Setup of run A:
==> flow/design.v <==
module rtcClkDivider (
	input sys_clk,
	input rst,
	output tick_500Hz,  
	output tick_5s      
);
reg [10:0]counter1;
reg [128:0] counter2;
parameter KEYCHANGE_PERIOD = 5 ;   
localparam [128:0] ctrl = KEYCHANGE_PERIOD*10;
always @(posedge sys_clk) begin
	if (rst) begin
		counter1 <= 0;
		counter2 <= 0;
	end
	else begin
		if (counter1==999) begin
			counter1 <=counter1+1;
		end
		else if (counter1==1999) begin
			counter1 <=0;
		end
		else begin
			counter1<=counter1+1;
		end
		if (counter2==(ctrl/2-1)) begin
			counter2 <=counter2+1;
		end
		else if (counter2==(ctrl-1)) begin
			counter2 <=0;
		end
		else begin
			counter2 <=counter2+1;
		end
	end
end
assign tick_500Hz = !rst && (counter1==999) ;
assign tick_5s = !rst && (counter2==(ctrl/2-1)) ;
endmodule
module timekeeper (
	input clk,     
	input rst,
	input en,
	output[15:0] cur_time	
);
reg [15:0] ct;
always @(posedge clk) begin
	if (rst) begin
		ct <= 0;
	end
	else if (en) begin
		if (ct==16'b1111111111111111) begin
			ct<=0;
		end
		else begin
			ct<=ct+1;
		end
	end
end
assign cur_time =ct ;
endmodule
module hasher (
	input clk,     
	input rst,
	input en,
	input [15:0] cur_time,
	input [15:0] student_id,
	output [15:0] cur_hash	
);
reg [31:0] prev_hash;
reg [15:0] curhash;
always @(*) begin
	prev_hash=cur_hash;
	prev_hash=(cur_time^student_id)-prev_hash;
	prev_hash=prev_hash*prev_hash;
	prev_hash=prev_hash>>8;
	prev_hash=prev_hash & 16'b1111111111111111;
end
always @(posedge clk) begin
	if (rst) begin
		curhash <= 0;
	end
	else if (en) begin
		curhash <= prev_hash[15:0];
	end
end
assign cur_hash = curhash ;
endmodule
module buttonFsm (
	input clk,
	input rst,
	input en,
	input button,    
	output stateful_button
);
reg sb;
reg [1:0] state;
always @(posedge clk) begin
	if (rst) begin
		state <= 0;
	end
	else if (en) begin
	case(state)
	0:
	begin
		if (button) begin
			state <=3;
		end
		else begin
			state <=0;	
		end	
	end
	1:
	begin
		if (button) begin
			state <=2;
		end
		else begin
			state <=1;	
		end	
	end
	2:
	begin
		if (button) begin
			state <=2;
		end
		else begin
			state <=0;	
		end	
	end
	3:
	begin
		if (button) begin
			state <=3;
		end
		else begin
			state <=1;	
		end	
	end
	default: begin
	end
	endcase
	end
end
always @(state or button) begin
	sb=0;
	case(state)
	0:
	begin
		if (button) begin
			sb=1;
		end
		else begin
			sb=0;	
		end	
	end
	1:
	begin
		if (button) begin
			sb=0;
		end
		else begin
			sb=1;	
		end	
	end
	2:
	begin
		if (button) begin
			sb=0;
		end
		else begin
			sb=0;
		end	
	end
	3:
	begin
		if (button) begin
			sb=1;
		end
		else begin
			sb=1;
		end	
	end
	default:
	 begin
	end
	endcase
end
assign stateful_button = sb ;
endmodule
module b16toBCD (
	input [15:0] to_display,
	input enable,
	output [3:0] D5,	
	output [3:0] D4,	
	output [3:0] D3,	
	output [3:0] D2,	
	output [3:0] D1	
);
	reg [15:0] temp;
	reg [3:0] t5;	
	reg [3:0] t4;
	reg [3:0] t3;
	reg [3:0] t2;
	reg [3:0] t1;
	always @(enable or to_display) begin
		temp = to_display ;
		if (enable==0) begin
			t5 = 4'b1111 ;
			t4 = 4'b1111 ;
			t3 = 4'b1111 ;
			t2 = 4'b1111 ;
			t1 = 4'b1111 ;
		end	
		else begin
			t1 = temp % 10 ;
			temp =temp/10 ;
			t2 = temp % 10 ;
			temp =temp/10 ;
			t3 = temp % 10 ;
			temp =temp/10 ;
			t4 = temp % 10 ;
			temp =temp/10 ;
			t5 = temp % 10 ;
		end
	end
	assign D5 =t5 ;
	assign D4 = t4 ;
	assign D3 = t3 ;
	assign D2 =  t2;
	assign D1 = t1 ;
endmodule
module top (
	input sysclk,     
	input rst,        
	input button_in,
	input [15:0] student_id,
	output[3:0] D5_out,	
	output[3:0] D4_out,	
	output[3:0] D3_out,	
	output[3:0] D2_out,	
	output[3:0] D1_out		
);
wire tick500;
wire tick5s;
wire [15:0] curtime;
wire [15:0] curhash;
wire disp;
rtcClkDivider clkd(
	.sys_clk(sysclk),    
	.rst(rst),
	.tick_500Hz(tick500), 
	.tick_5s(tick5s)
	);
timekeeper timekep(
	.clk(sysclk),    
	.rst(rst),
	.en(tick5s),
	.cur_time(curtime)	
	);
hasher hs(
	.clk(sysclk),  
	.rst(rst),
	.en(tick5s),
	.cur_time(curtime),
	.student_id(student_id),
	.cur_hash(curhash)	
	);
buttonFsm button(
	.clk(sysclk),
	.rst(rst),
	.en(tick500),
	.button(button_in),    
	.stateful_button(disp)
	);
b16toBCD display(
	.to_display(curhash),
	.enable(disp),
	.D5(D5_out),	
	.D4(D4_out),
	.D3(D3_out),
	.D2(D2_out),
	.D1(D1_out)
	);
endmodule
export LEC_CHECK = 0
export CAP_MARGIN = 20
export CORE_MARGIN = 2
export CORE_UTILIZATION = 71
export CTS_CLUSTER_DIAMETER = 29
export SETUP_SLACK_MARGIN = 3.92
export SLEW_MARGIN = 20
export TNS_END_PERCENT = 5
create_clock -name core_clock -period 13.2 [get_ports {sysclk}]
run.sh (not shown) runs the stock make flow with config.mk's settings and CLKGATE_MAP_FILE=.
Run A -> stages 100% | layout checks FAIL | setup timing
For run B, these inputs were changed with respect to run A:
- removing CTS_CLUSTER_DIAMETER (formerly 29)
- removing TNS_END_PERCENT (formerly 5)
- setting HOLD_SLACK_MARGIN to -0.1 for the first time
- setting CTS_CLUSTER_SIZE to 37 for the first time
- removing SETUP_SLACK_MARGIN (formerly 3.92)
- changing the clock period (ns, I/O delays scaled along) from 13.2 to 12.3
### Flow results
| run B | all stages done | FAIL | setup timing |. Looking at number of cells on the worst reg-to-reg path across run A and run B, the one that comes out lower is run B. Core utilization: run B > run A. Sort run A and run B by global-route wire length before repair, descending, and run B comes first. Between run A and run B, total via count in the routed design is lower for run A, run B comes in above that. Routability congestion estimate, run B vs run A: up by a few percent. Diff run A -> run B | combinational group share of total power | increase of 0.5 points. Looking only at worst setup slack, and setting everything else aside, the lower value of run A and run B goes to run B. Compared with run A, run B degrades wire length after detailed routing. Looking at global routing met1 resource utilization, run B sits 3.6 points above run A. Higher share of total power in the clock network goes to run A over run B.
> inputs changed (run B -> run C)
- CTS_CLUSTER_SIZE no longer set, was 37
- CORE_UTILIZATION now 30, was 71
- HOLD_SLACK_MARGIN no longer set, was -0.1
- the clock period (ns, I/O delays scaled along) now 20.1, was 12.3
### Flow results
- Run C finished end to end and its layout was clean on timing, DRC and antenna.
- Run C — global-route wire length before repair 24000 um lower, run B as reference
- Run C against run B: power went down about 54%; routed wire length went down 32%.


RTL: the design.v shown in full above, as it stands there.
Settings: LEC_CHECK=0, CAP_MARGIN=20, CORE_MARGIN=2, CORE_UTILIZATION=71, SLEW_MARGIN=20; clock period 12.3 ns.
The starting point finished with negative setup slack left.
Rerun with:
Settings changed: CORE_UTILIZATION 71 to 40.
Clock period 12.3 ns to 25.0 ns, I/O delays scaled along.
Effect: Now the flow passed the timing, DRC and antenna checks. Flip-flop count is unchanged. Worst setup slack gains 6200 ps. Sequential power shrinks by 51%. Synthesized area does not change. Count of clock-buffer cells in the layout does not change. Via count drops by 23%. Global-route usage goes down by 25 points. Sequential share of layout area rises by 2.1 points. Combinational power shrinks by 65%. Clock power shrinks by 51%.
Rerun with:
Settings changed: CELL_PAD_IN_SITES_DETAIL_PLACEMENT from default to 1, CORE_MARGIN 2 to 7, CTS_CLUSTER_DIAMETER from default to 291, PLACE_DENSITY_LB_ADDON from default to 0.17.
After rerunning: The changed run finished clean; synthesized cell count stays the same; global-route usage goes up by 0.21 points; worst hold slack gains 6.2 ps; cell count does not change.
Rerun with:
Settings changed: ABC_AREA from default to 1, CELL_PAD_IN_SITES_DETAIL_PLACEMENT 1 to default, CORE_MARGIN 7 to 2, CTS_CLUSTER_DIAMETER 291 to 22, CTS_CLUSTER_SIZE from default to 98, PLACE_DENSITY_LB_ADDON 0.17 to default, SETUP_SLACK_MARGIN from default to -0.58.
What happened:
- clock-buffer cell count fell by 1
- final area decreases by 0.39%
- global-route usage is lower by 1.5 points
- wire length decreases by 18%
- utilization barely changes
Rerun with:
Settings changed: CELL_PAD_IN_SITES_DETAIL_PLACEMENT from default to 0, CORE_MARGIN 2 to 6, CTS_CLUSTER_DIAMETER 22 to 369, CTS_CLUSTER_SIZE 98 to 93, MAX_ROUTING_LAYER from default to met4, PLACE_DENSITY_LB_ADDON from default to 0.17, SETUP_SLACK_MARGIN -0.58 to default.
After rerunning: The new run went through all stages and came out clean. Setup slack gets worse by 190 ps. Hold slack barely changes. Synthesized cell count stays the same. Die size is higher by a few percent. Routed wire length is higher slightly. Non-clock buffer count is higher by 2. Cell area stays flat. Utilization stays flat. Critical path depth is unchanged. Sequential cell count is unchanged.
Rerun with:
Settings changed: CELL_PAD_IN_SITES_DETAIL_PLACEMENT 0 to default, CORE_MARGIN 6 to 2, CORE_UTILIZATION 40 to 19, CTS_CLUSTER_DIAMETER 369 to 301, CTS_CLUSTER_SIZE 93 to 98, MAX_ROUTING_LAYER met4 to default, PLACE_DENSITY_LB_ADDON 0.17 to default, SETUP_SLACK_MARGIN from default to 5.0.
The new run finished with timing, DRC and antenna clean. Setup slack is better by 2000 ps. Synthesized area is unchanged. Routed wire length grows by 3.8%. Sequential share of layout area goes down by 0.84 points. Combinational power is about the same. Total power goes up by about 1%. Clock skew came out higher by 18 ps. Register-to-register slack is worse by 580 ps.


== pepper ==
RTL: the design.v shown in full above, as it stands there.
Settings: LEC_CHECK=0, ABC_AREA=1, CAP_MARGIN=35, CELL_PAD_IN_SITES_DETAIL_PLACEMENT=1, CELL_PAD_IN_SITES_GLOBAL_PLACEMENT=1, CORE_ASPECT_RATIO=0.64, CORE_MARGIN=2, CORE_UTILIZATION=22, CTS_CLUSTER_DIAMETER=167, CTS_CLUSTER_SIZE=41, HOLD_SLACK_MARGIN=0.19, MAX_ROUTING_LAYER=met4, MIN_ROUTING_LAYER=met2, PLACE_DENSITY=0.41, SETUP_SLACK_MARGIN=-1.82, SLEW_MARGIN=40, TNS_END_PERCENT=100; clock period 31.2 ns.
Modified inputs, maple compared to pepper
- HOLD_SLACK_MARGIN: 0.19 -> unset
- CTS_CLUSTER_DIAMETER: 167 -> unset
- CELL_PAD_IN_SITES_GLOBAL_PLACEMENT: 1 -> unset
- CTS_CLUSTER_SIZE: 41 -> unset
- CORE_ASPECT_RATIO: 0.64 -> unset
- CAP_MARGIN: 35 -> 20
- SETUP_SLACK_MARGIN: -1.82 -> unset
- CELL_PAD_IN_SITES_DETAIL_PLACEMENT: 1 -> unset
- MAX_ROUTING_LAYER: met4 -> unset
- CORE_UTILIZATION: 22 -> 40
- ABC_AREA: 1 -> unset
- SLEW_MARGIN: 40 -> 20
- PLACE_DENSITY: 0.41 -> unset
- MIN_ROUTING_LAYER: met2 -> unset
- TNS_END_PERCENT: 100 -> unset
- the clock period (ns, I/O delays scaled along): 31.2 -> 20.1
## What came out
Looking at yosys-reported design area after synthesis, maple sits 0.35% higher than pepper does. Placement-stage worst setup slack ends up higher on pepper. Taking pepper as the reference, in maple total clock buffers created by CTS neither gained nor lost much; global-route wire length before repair saw a decrease; initial antenna violation count shows a reduction of 1. sky130_fd_sc_hd__inv_4 as the master of the slowest instance on the critical path was reported by pepper, and sky130_fd_sc_hd__nor2_1 by maple. Required time of the critical path: pepper and maple compared, lower one is maple.
The inputs of indigo differ from those of maple as listed below.
- SETUP_SLACK_MARGIN: unset -> 3.9
- CORE_UTILIZATION: 40 -> 54
- the clock period (ns, I/O delays scaled along): 20.1 -> 13.6
Findings:
NOTE cell area maple->indigo increased by more than 10%
indigo against maple: reg-to-reg setup timing slack fell 5720 ps, post-layout net count now sits higher.
Of maple and indigo, the lower overall die width belongs to indigo.
indigo improves on maple in die area.
Clock power in indigo vs maple: up 55%
Of maple and indigo, the lower switching share of power belongs to maple.
diff inputs: indigo => zinc
- swapping 54 for 71 in CORE_UTILIZATION
- swapping 3.9 for -0.02 in SETUP_SLACK_MARGIN
- swapping 13.6 for 13.2 in the clock period (ns, I/O delays scaled along)
## What came out
[flow] zinc | stages: complete | final checks: fail | reason: negative setup slack
Comparing zinc against indigo, there is no change at all in total clock buffers created by CTS.
Compared with indigo, zinc shows a cell count that is 275 lower.
Number of well taps: zinc vs indigo down 24%
Clock share of power in zinc is 2.7 points above indigo.
As of zinc, routed wire length had fallen by a few percent compared to indigo.
The area growth from synthesis to final layout in zinc sits 12 points below the value recorded for indigo.
Non-clock buffering overhead in the final layout: lower on zinc
indigo reports its uppermost layer routed as met5 while zinc reports met4.
zinc vs indigo, fraction of the core area covered by cells at the end of the flow went up by 14 points.
On final cell area excluding filler cells, indigo loses to zinc.
Going from indigo to zinc, global-route usage grows by 8.1 points.


## wip/willow
RTL: the design.v shown in full above, as it stands there.
Settings: LEC_CHECK=0, CAP_MARGIN=40, CELL_PAD_IN_SITES_GLOBAL_PLACEMENT=2, CORE_MARGIN=2, CORE_UTILIZATION=40, CTS_CLUSTER_DIAMETER=400, CTS_CLUSTER_SIZE=100, SETUP_SLACK_MARGIN=-1.69, SLEW_MARGIN=20; clock period 25.0 ns.
Edits applied to the flow inputs when going from wip/willow to wip/onyx:
Settings: CTS_CLUSTER_DIAMETER: 400 -> 358; CELL_PAD_IN_SITES_GLOBAL_PLACEMENT: 2 -> unset; CAP_MARGIN: 40 -> 20; CTS_CLUSTER_SIZE: 100 -> unset; PLACE_DENSITY_LB_ADDON: unset -> 0.17; SETUP_SLACK_MARGIN: -1.69 -> unset; CORE_MARGIN: 2 -> 6; MAX_ROUTING_LAYER: unset -> met4; ABC_AREA: unset -> 1; CELL_PAD_IN_SITES_DETAIL_PLACEMENT: unset -> 1.
==> comparison <==
Delta (wip/onyx minus wip/willow): final cycle utilization of the critical path rose by 5.2 points, final-layout worst hold slack stayed essentially flat, number of cells on the critical path rose by 45, length of routed met3 wiring fell by 23%. The run showing the greater end-of-flow core utilization is wip/willow. wip/onyx has post-route worst setup slack below what wip/willow had. Between wip/willow and wip/onyx, the difference in core box area is negligible. wip/onyx: power share of the combinational group higher than wip/willow.
--- input diff wip/onyx..wip/violet ---
Settings: removing CELL_PAD_IN_SITES_DETAIL_PLACEMENT (formerly 1); removing PLACE_DENSITY_LB_ADDON (formerly 0.17); changing CORE_MARGIN from 6 to 10; removing MAX_ROUTING_LAYER (formerly met4); setting GPL_TIMING_DRIVEN to 0 for the first time; removing CTS_CLUSTER_DIAMETER (formerly 358); setting GPL_ROUTABILITY_DRIVEN to 1 for the first time; setting SETUP_SLACK_MARGIN to 5.0 for the first time.
wip/violet closes out successfully: all stages finished, all timing, DRC and antenna checks passed.
wip/violet vs. wip/onyx: switching share of total power went up by 0.91 points.
Status: number of inverters outside the clock class in the layout parity (wip/onyx, wip/violet)
Changes observed in wip/violet relative to wip/onyx: time the worst path needs with I/O delays and setup went down by 2.47 ns, routing usage on met1 went down by 3.3 points, final area went up by about 1.4%, total power of the final layout went down by 0.94%.
Global routing met3 resource utilization was higher in the run labelled wip/violet.
Relative to wip/onyx, maximum frequency has increased by about 13% in wip/violet.
[inputs] wip/xenon vs wip/violet
Settings: removing GPL_ROUTABILITY_DRIVEN (formerly 1); removing GPL_TIMING_DRIVEN (formerly 0); setting CTS_CLUSTER_DIAMETER to 395 for the first time; changing CORE_MARGIN from 10 to 2; removing ABC_AREA (formerly 1); setting CTS_CLUSTER_SIZE to 98 for the first time.
==> comparison <==
- What wip/violet reported for post-synthesis instance total has to be multiplied by 0.851 to get the figure for wip/xenon.
- Cmp wip/xenon vs wip/violet: power share of the combinational group lower in wip/xenon
- Re die area: wip/xenon is about 12% down on wip/violet.
- Compared to wip/violet, wip/xenon has synthesized area 0.35% higher.
- No stage failed in wip/xenon, and the final checks on the layout all came back clean.
- wip/xenon against wip/violet: peak fanout along the critical path +9; area used by multi-input combinational logic went up.
- Number of input and output port buffers inserted ended up 2.7% higher on wip/xenon than on wip/violet.
Power and IR drop assume default switching activity.
